## v52
==> flow/design.v (excerpt) <==
module Cinema(input [17:0]SW, input clk, input rst, output reg [17:0]LEDR , input [3:0]KEY, output [7:0]HEX0,
			  output [7:0]HEX4, output [7:0]HEX5, output [7:0]HEX6, output [7:0]HEX7, output [7:0]HEX1, output [7:0]HEX2, output [7:0]HEX3);
==> flow/config.mk <==
export PLATFORM = sky130hd
export DESIGN_NAME = Cinema
export DESIGN_NICKNAME = Cinema
export VERILOG_FILES = /design/flow/design.v
export SDC_FILE = /design/flow/constraint.sdc
export NUM_CORES = 4
export LEC_CHECK = 0
export ABC_AREA = 1
export CAP_MARGIN = 0
export CELL_PAD_IN_SITES_GLOBAL_PLACEMENT = 1
export CORE_MARGIN = 7
export CORE_UTILIZATION = 56
export CTS_CLUSTER_DIAMETER = 247
export CTS_CLUSTER_SIZE = 98
export MAX_ROUTING_LAYER = met5
export PLACE_DENSITY = 0.35
export SLEW_MARGIN = 20
export TNS_END_PERCENT = 15
==> flow/constraint.sdc <==
create_clock -name core_clock -period 19.9 [get_ports {clk}]
set_input_delay 3.9800 -clock core_clock [delete_from_list [all_inputs] [get_ports {clk}]]
set_output_delay 3.9800 -clock core_clock [all_outputs]
set_load 0.01 [all_outputs]
run.sh (not shown) runs the stock make flow with config.mk's settings and CLKGATE_MAP_FILE=.
The final layout from v52, which completed every stage, passed the timing, DRC and antenna checks at the end of the flow.
Here is what was changed in the inputs of v36 compared with v52.
Settings: MAX_ROUTING_LAYER: met5 -> met4; CTS_CLUSTER_SIZE: 98 -> unset; CTS_CLUSTER_DIAMETER: 247 -> 134; CELL_PAD_IN_SITES_GLOBAL_PLACEMENT: 1 -> 3; CORE_MARGIN: 7 -> 10; CORE_UTILIZATION: 56 -> 26; TNS_END_PERCENT: 15 -> 40; PLACE_DENSITY: 0.35 -> unset; PLACE_DENSITY_LB_ADDON: unset -> 0.24.
[summary]
v36 has completed all stages; timing, DRC and antenna checks passed.
v52: no failed stages, no open violations at the end
Going from v52 to v36, the via count of the first global-routing pass was found to have gone up by 60.
Compared with v52, filler-free cell count of the finished design in v36 increased by more than 10%.
In terms of worst hold slack, v36 and v52 differ only marginally.
On final worst-path setup slack, v52 loses to v36.
Of v52 and v36, v52 shows the lower core area, with v36 above it.
v36 against v52: worst slew slack as a fraction of its limit up 0.73 points.
Relative to v36, the following input files were edited for v29:
Settings: CELL_PAD_IN_SITES_GLOBAL_PLACEMENT: 3 -> unset; ABC_AREA: 1 -> unset; CORE_MARGIN: 10 -> 2; CAP_MARGIN: 0 -> 20; MAX_ROUTING_LAYER: met4 -> unset; PLACE_DENSITY_LB_ADDON: 0.24 -> 0.01; TNS_END_PERCENT: 40 -> unset; CTS_CLUSTER_DIAMETER: 134 -> unset; CORE_UTILIZATION: 26 -> 72; the clock period (ns, I/O delays scaled along): 19.9 -> 14.3.
--- outcome ---
- Floorplan core area sits lower in v29 than in v36.
- Diff v36 -> v29: first-pass iteration count of the detailed router now larger, horizontal die size now smaller, synthesis-to-layout area growth now larger.
- Looking only at utilization, and setting everything else aside, the lower value of v29 and v36 goes to v36.
- The final setup slack of the worst path in v29 sits 3.56 ns below the value recorded for v36.
- The global-route usage reported for v29 is greater than that of v36 by 24 points.
- Compare v29 and v36 | logic depth of the worst setup path including buffers higher: v36
- Although v29 finished all stages, its layout failed final checks on negative setup slack.
Changes in v10 relative to v29:
Settings: CTS_CLUSTER_SIZE now 72, previously not set; SETUP_SLACK_MARGIN now 3.27, previously not set; ABC_AREA now 1, previously not set; the clock period (ns, I/O delays scaled along) now 11.6, was 14.3.
### Flow results
v10 is listed as incomplete: the tool reported an error in global routing and the run ended there.
The run showing the smaller total standard cell area after synthesis is v10.
Instance count after placement with tap cells included (lower): v29
v10 vs v29 on fraction of synthesized area in multiplexers: v10 is the lower one.
Clock tree buffer depth of v10 is on par with v29.
v29 → v10: worst setup timing slack at the placement stage decreased by 0.69 ns relative to the old numbers; die area decreased by about 2.6% relative to the old numbers.

Setup of run 1:
Cinema again, from the RTL that the note above started with.
==> flow/design.v (excerpt) <==
module Cinema(input [17:0]SW, input clk, input rst, output reg [17:0]LEDR , input [3:0]KEY, output [7:0]HEX0,
			  output [7:0]HEX4, output [7:0]HEX5, output [7:0]HEX6, output [7:0]HEX7, output [7:0]HEX1, output [7:0]HEX2, output [7:0]HEX3);
clock: 20.0 ns
lec_check: 0
abc_area: 1
cap_margin: 20
core_margin: 2
core_utilization: 44
cts_cluster_diameter: 326
cts_cluster_size: 100
hold_slack_margin: 0.27
place_density_lb_addon: 0.29
slew_margin: 20
tns_end_percent: 10
Here is what was changed in the inputs of run 2 compared with run 1.
- swapping 100 for 12 in CTS_CLUSTER_SIZE
- swapping 2 for 6 in CORE_MARGIN
- swapping 0.29 for 0.06 in PLACE_DENSITY_LB_ADDON
- swapping 326 for 272 in CTS_CLUSTER_DIAMETER
- swapping 44 for 40 in CORE_UTILIZATION
- swapping 0.27 for 0.26 in HOLD_SLACK_MARGIN
- clearing TNS_END_PERCENT, which used to be 10
- clearing ABC_AREA, which used to be 1
### Flow results
The area fraction of clock buffers and clock inverters of run 2 and that of run 1 are within noise of each other. Run comparison: run 1 highest routed metal layer met4; run 2 highest routed metal layer met5. The final layouts of run 1 and run 2 pass the timing, DRC and antenna checks. Going from run 1 to run 2, placeable core region grew by more than 10%. Across both runs, final cell count was lower for run 2 than for run 1.
Inputs modified between run 2 and run 3:
- a change of CTS_CLUSTER_SIZE from 12 to 100
- a change of HOLD_SLACK_MARGIN from 0.26 to 0.27
- an added ABC_AREA of 1
- an added SETUP_SLACK_MARGIN of 1.69
- a change of CORE_MARGIN from 6 to 2
- a change of CTS_CLUSTER_DIAMETER from 272 to 326
- a change of PLACE_DENSITY_LB_ADDON from 0.06 to 0.29
- an added TNS_END_PERCENT of 10
- a change of CORE_UTILIZATION from 40 to 71
==> comparison <==
When run 3 is set beside run 2, its number of DRC markers after the initial detailed-route iteration turns out to be about 70% larger.
Run 3: cell count is 12 higher than what run 2 reported.
Run 2 has lower detail-routed via count per cell than run 3.
Setup slack: run 3 more than run 2
Compared with run 2, run 3 shows a higher buffers plus inverters on the worst setup path.
Every run (run 2 and run 3) finished clean.
STATUS die area: run 3 wins against run 2
Relative to run 2, run 3 improves cell area.
## Diff of input files: run 4 against run 3
- removing PLACE_DENSITY_LB_ADDON (formerly 0.29)
- removing SETUP_SLACK_MARGIN (formerly 1.69)
- changing CTS_CLUSTER_SIZE from 100 to 98
- changing CTS_CLUSTER_DIAMETER from 326 to 170
- removing HOLD_SLACK_MARGIN (formerly 0.27)
- removing TNS_END_PERCENT (formerly 10)
- changing CORE_UTILIZATION from 71 to 72
- changing the clock period (ns, I/O delays scaled along) from 20.0 to 13.0
Notes after the runs:
Die width delta for run 4 relative to run 3: 0.68% lower. Total die size was lower in run 4 than in run 3. Core area (run 4 vs. run 3) decreases by a few percent. Routability congestion estimate in run 4 is 1.2% above run 3. As of run 4, cell area reported after detailed placement had risen by a few percent compared to run 3. Run 4 did not make it past global routing, where a tool error ended it. [compare] base=run 3 new=run 4: count of pins on the block boundary essentially unchanged, worst-case setup slack after placement decreased by 2.84 ns relative to the old numbers, starting density of the core shows an increase of 1.7 points, half-perimeter wire length after detailed placement up 6.8%.

Cinema again, from the RTL that the note above started with.
Settings: LEC_CHECK=0, ABC_AREA=0, CAP_MARGIN=0, CELL_PAD_IN_SITES_GLOBAL_PLACEMENT=0, CORE_MARGIN=2, CORE_UTILIZATION=70, CTS_CLUSTER_SIZE=33, MAX_ROUTING_LAYER=met5, PLACE_DENSITY_LB_ADDON=0.24, SLEW_MARGIN=20, TNS_END_PERCENT=80; clock period 10.1 ns.
The starting point completed and failed the layout checks on negative setup slack.
Change:
--- a/flow/config.mk
+++ b/flow/config.mk
@@ -10,8 +10,8 @@
 export CELL_PAD_IN_SITES_GLOBAL_PLACEMENT = 0
 export CORE_MARGIN = 2
-export CORE_UTILIZATION = 70
-export CTS_CLUSTER_SIZE = 33
-export MAX_ROUTING_LAYER = met5
-export PLACE_DENSITY_LB_ADDON = 0.24
+export CORE_UTILIZATION = 72
+export CTS_CLUSTER_DIAMETER = 52
+export MAX_ROUTING_LAYER = met4
+export SETUP_SLACK_MARGIN = 3.99
 export SLEW_MARGIN = 20
 export TNS_END_PERCENT = 80
==> flow/constraint.sdc (replaced) <==
create_clock -name core_clock -period 13.6 [get_ports {clk}]
set_input_delay 2.7200 -clock core_clock [delete_from_list [all_inputs] [get_ports {clk}]]
set_output_delay 2.7200 -clock core_clock [all_outputs]
set_load 0.01 [all_outputs]
What happened: The changed run completed, yet does not pass: negative setup slack. Routed wire length went down by about a fifth. Core utilization went down by 1.0 points. Non-clock buffer count went down by 63. Flip-flop count stays the same. Sequential share of layout area went up by 0.75 points.

violet:
Cinema again, from the RTL that the note above started with.
clock: 16.0 ns
lec_check: 0
abc_area: 1
cap_margin: 20
core_margin: 2
core_utilization: 72
cts_cluster_diameter: 230
cts_cluster_size: 24
hold_slack_margin: -0.09
max_routing_layer: met4
place_density_lb_addon: 0.04
setup_slack_margin: 1.12
slew_margin: 20
Status(violet) = ERROR, stage = global routing (5_1_grt)
For lagoon, these inputs were changed with respect to violet:
Settings: ABC_AREA no longer set, was 1; SETUP_SLACK_MARGIN now 2.71, was 1.12; MAX_ROUTING_LAYER no longer set, was met4; PLACE_DENSITY_LB_ADDON no longer set, was 0.04; the clock period (ns, I/O delays scaled along) now 16.3, was 16.0.
In lagoon the implementation completed, yet the final layout does not meet the checks, the culprit being negative setup slack.
Looking only at instance area at placement, and setting everything else aside, the lower value of lagoon and violet goes to violet.
lagoon vs. violet: combined area of all synthesized cells has increased, share of synthesized area spent on multiplexers has increased.
Input-level comparison between fjord and lagoon:
Settings: TNS_END_PERCENT newly set to 5; ABC_AREA newly set to 1; SETUP_SLACK_MARGIN removed (was 2.71); HOLD_SLACK_MARGIN removed (was -0.09); CTS_CLUSTER_SIZE changed from 24 to 98; CTS_CLUSTER_DIAMETER changed from 230 to 371; the clock period (ns, I/O delays scaled along) changed from 16.3 to 10.8.
## What came out
Of lagoon and fjord, only fjord never reached the final stage.
fjord is listed as incomplete: the tool reported an error in global routing (5_1_grt) and the run ended there.
lagoon has a lower number of placed cells counting well taps than fjord.
Going from lagoon to fjord, synthesized cell count shows an increase of 248, per-instance average area after synthesis shows a reduction of about 12%, die area shows a reduction of 680 sq um, cell area after synthesis shows a reduction of about 2.7%.
Going from lagoon to fjord, floorplan die width shrinks by 1.3%.
Of lagoon and fjord, lagoon shows the higher area fraction in compound gates after synthesis, with fjord below it.
Between lagoon and fjord, the share of synthesized area spent on multiplexers is higher for lagoon.
fjord ends up with a Yosys chip area that is about 2.7% lower than in lagoon.
--- input diff fjord..tundra ---
Settings: swapping 371 for 324 in CTS_CLUSTER_DIAMETER; swapping 5 for 20 in TNS_END_PERCENT; swapping 72 for 61 in CORE_UTILIZATION; swapping 10.8 for 10.6 in the clock period (ns, I/O delays scaled along).
--- outcome ---
| tundra | all stages done | FAIL | negative setup slack |
fjord -> tundra: number of different library cells in the post-synthesis netlist delta 0, exact match
Taking fjord as the reference, in tundra die height has increased; number of instances in the placed design now sits higher.
Measured against each other, fjord and tundra differ in full die area, the higher figure coming from tundra.
Of fjord and tundra, fjord shows the higher placement-stage worst setup slack, with tundra below it.
Taking fjord as the reference, in tundra post-CTS setup-driven buffer insertion count went down by 9, core outline area rose 18%.
~same placed standard-cell area in fjord and tundra

== v49 ==
Starting RTL as in the previous note.
Settings: LEC_CHECK=0, ABC_AREA=0, CAP_MARGIN=0, CELL_PAD_IN_SITES_GLOBAL_PLACEMENT=3, CORE_MARGIN=7, CORE_UTILIZATION=26, CTS_CLUSTER_DIAMETER=323, CTS_CLUSTER_SIZE=94, GPL_ROUTABILITY_DRIVEN=0, MAX_ROUTING_LAYER=met5, PLACE_DENSITY_LB_ADDON=0.12, SLEW_MARGIN=20, TNS_END_PERCENT=5; clock period 19.9 ns.
v49 completed; timing, DRC and antenna clean
Modified inputs, v46 compared to v49
- a deleted GPL_ROUTABILITY_DRIVEN that had been 0
- a change of CTS_CLUSTER_DIAMETER from 323 to 247
- a change of CTS_CLUSTER_SIZE from 94 to 98
- a change of CORE_UTILIZATION from 26 to 61
- a change of CELL_PAD_IN_SITES_GLOBAL_PLACEMENT from 3 to 1
- an added PLACE_DENSITY of 0.35
- a change of TNS_END_PERCENT from 5 to 10
- a deleted PLACE_DENSITY_LB_ADDON that had been 0.12
- a change of ABC_AREA from 0 to 1
--- outcome ---
- Critical path's slowest cell: clkdlybuf4s50_1 -> v46, or3b_2 -> v49
- Wire length of the first global-routing pass, v46 vs v49: down by more than 10%
- v49 → v46: total number of multi-input combinational cells now larger, layout clock buffer count now smaller, count of non-CTS inverters in the layout now larger.
- Summary of v46 over v49: setup slack of the critical path after layout moved up; final cell count went down by 240.
- From v46 to v49, accumulated negative setup slack did not move at all.
- [v46 vs v49] non-clock buffer count: lower in v46
- Against v49, v46 comes in 1.2 points lower on final cycle utilization of the critical path.
Changes in v56 relative to v46:
- swapping 247 for 324 in CTS_CLUSTER_DIAMETER
- clearing MAX_ROUTING_LAYER, which used to be met5
- clearing CELL_PAD_IN_SITES_GLOBAL_PLACEMENT, which used to be 1
- clearing TNS_END_PERCENT, which used to be 10
- swapping 0 for 20 in CAP_MARGIN
- clearing PLACE_DENSITY, which used to be 0.35
- clearing ABC_AREA, which used to be 1
- swapping 7 for 2 in CORE_MARGIN
- swapping 19.9 for 14.2 in the clock period (ns, I/O delays scaled along)
[summary]
Status v56: flow complete, layout not clean - negative setup slack
Cmp v56 vs v46: combined area of the multi-input logic cells higher in v56
Min buffer count from post-CTS setup fixing across v56 and v46: v46
[v56] sequential share of layout area fell 2.7 points relative to v46
For v13, these inputs were changed with respect to v56:
- PLACE_DENSITY newly set to 0.38
- CORE_UTILIZATION changed from 61 to 68
- ABC_AREA newly set to 1
- CTS_CLUSTER_DIAMETER changed from 324 to 375
- the clock period (ns, I/O delays scaled along) changed from 14.2 to 10.8
--- outcome ---
- v13 did not run to completion, as it errored out during global routing.
- v13 has fraction of synthesized area in multiplexers below what v56 had.
- Summary of v13 over v56: number of cells upsized or downsized after cts grew by 63, instance tally after logic synthesis grew by about 11%, number of distinct standard cells referenced by the synthesized netlist shrank by about 40%.
- Diff v56 -> v13 | chip area in the Yosys report | decrease of about 2.7%

Cinema again, from the RTL that the note above started with.
## Cinema
module Cinema(input [17:0]SW, input clk, input rst, output reg [17:0]LEDR , input [3:0]KEY, output [7:0]HEX0,
			  output [7:0]HEX4, output [7:0]HEX5, output [7:0]HEX6, output [7:0]HEX7, output [7:0]HEX1, output [7:0]HEX2, output [7:0]HEX3);
integer filmeEscolhido;  
integer filme;  
integer horarioEscolhido;  
integer horario;  
integer assentoEscolhido;  
reg [17:0] assento11;  
reg [17:0] assento12;  
reg [17:0] assento21;  
reg [17:0] assento22;  
integer valorInserido;  
integer valor;  
integer pago;  
integer quantidadeDeIngresso;  
integer trocoFeito;  
integer troco;  
wire [7:0]F = 4'hF;  
wire [7:0]H = 4'hC;  
reg [7:0]dFilme;  
reg [7:0]dHorario;  
reg [7:0]display1;  
reg [7:0]display2;  
reg [7:0]display3;  
reg [7:0]display4;  
integer bouncing;  
integer bouncing2;  
integer i;  
integer pagoAgora;  
always@(posedge clk) begin
  if (rst) begin  
    filmeEscolhido <= 0; filme <= 0; horarioEscolhido <= 0; horario <= 0; assentoEscolhido <= 0;
    assento11 <= 0; assento12 <= 0; assento21 <= 0; assento22 <= 0;
  ...
clock: 14.5 ns
lec_check: 0
abc_area: 1
cap_margin: 20
core_margin: 2
core_utilization: 72
hold_slack_margin: -0.08
place_density_lb_addon: 0.01
slew_margin: 20
tns_end_percent: 5
The starting point never finished: it broke off in global routing with GRT-0232.
Rerun with:
- ABC_AREA: 1 -> not set
- HOLD_SLACK_MARGIN: -0.08 -> not set
- MAX_ROUTING_LAYER: not set -> met4
- SETUP_SLACK_MARGIN: not set -> 4.25
- clock period: 14.5 -> 14.3 ns (I/O delays scaled with it)
The changed run finished but failed the layout checks on setup timing.
Synthesized cell count drops by 9.7%.
Die size climbs by 2.7%.
Synthesized area climbs by 2.8%.
Rerun with:
- CORE_UTILIZATION: 72 -> 40
- MAX_ROUTING_LAYER: met4 -> not set
- PLACE_DENSITY_LB_ADDON: 0.01 -> not set
- SETUP_SLACK_MARGIN: 4.25 -> not set
- TNS_END_PERCENT: 5 -> not set
- clock period: 14.3 -> 19.2 ns (I/O delays scaled with it)
The new run passed the timing, DRC and antenna checks; final cell count rose by 5.0%; routed wire length fell by 14%; via count fell by 12%; core utilization fell by 42 points; worst setup slack improves by 3.1 ns; die size rose by 78%; final area fell by 6.2%; non-clock buffer count fell by 126.
Rerun with:
- CORE_UTILIZATION: 40 -> 72
- PLACE_DENSITY_LB_ADDON: not set -> 0.01
- clock period: 19.2 -> 14.5 ns (I/O delays scaled with it)
This time the run finished with setup timing left.
Design area goes up by 8.5%.
Routed wire length goes up by about 24%.
Register-to-register slack gets worse by 5.0 ns.
Worst setup slack gets worse by 2.5 ns.
Final cell count goes down by 4.4%.
Critical path depth stays the same.
Area after synthesis stays the same.
First-iteration DRC count goes up to 2.9 times its value.
Via count goes up by 17%.
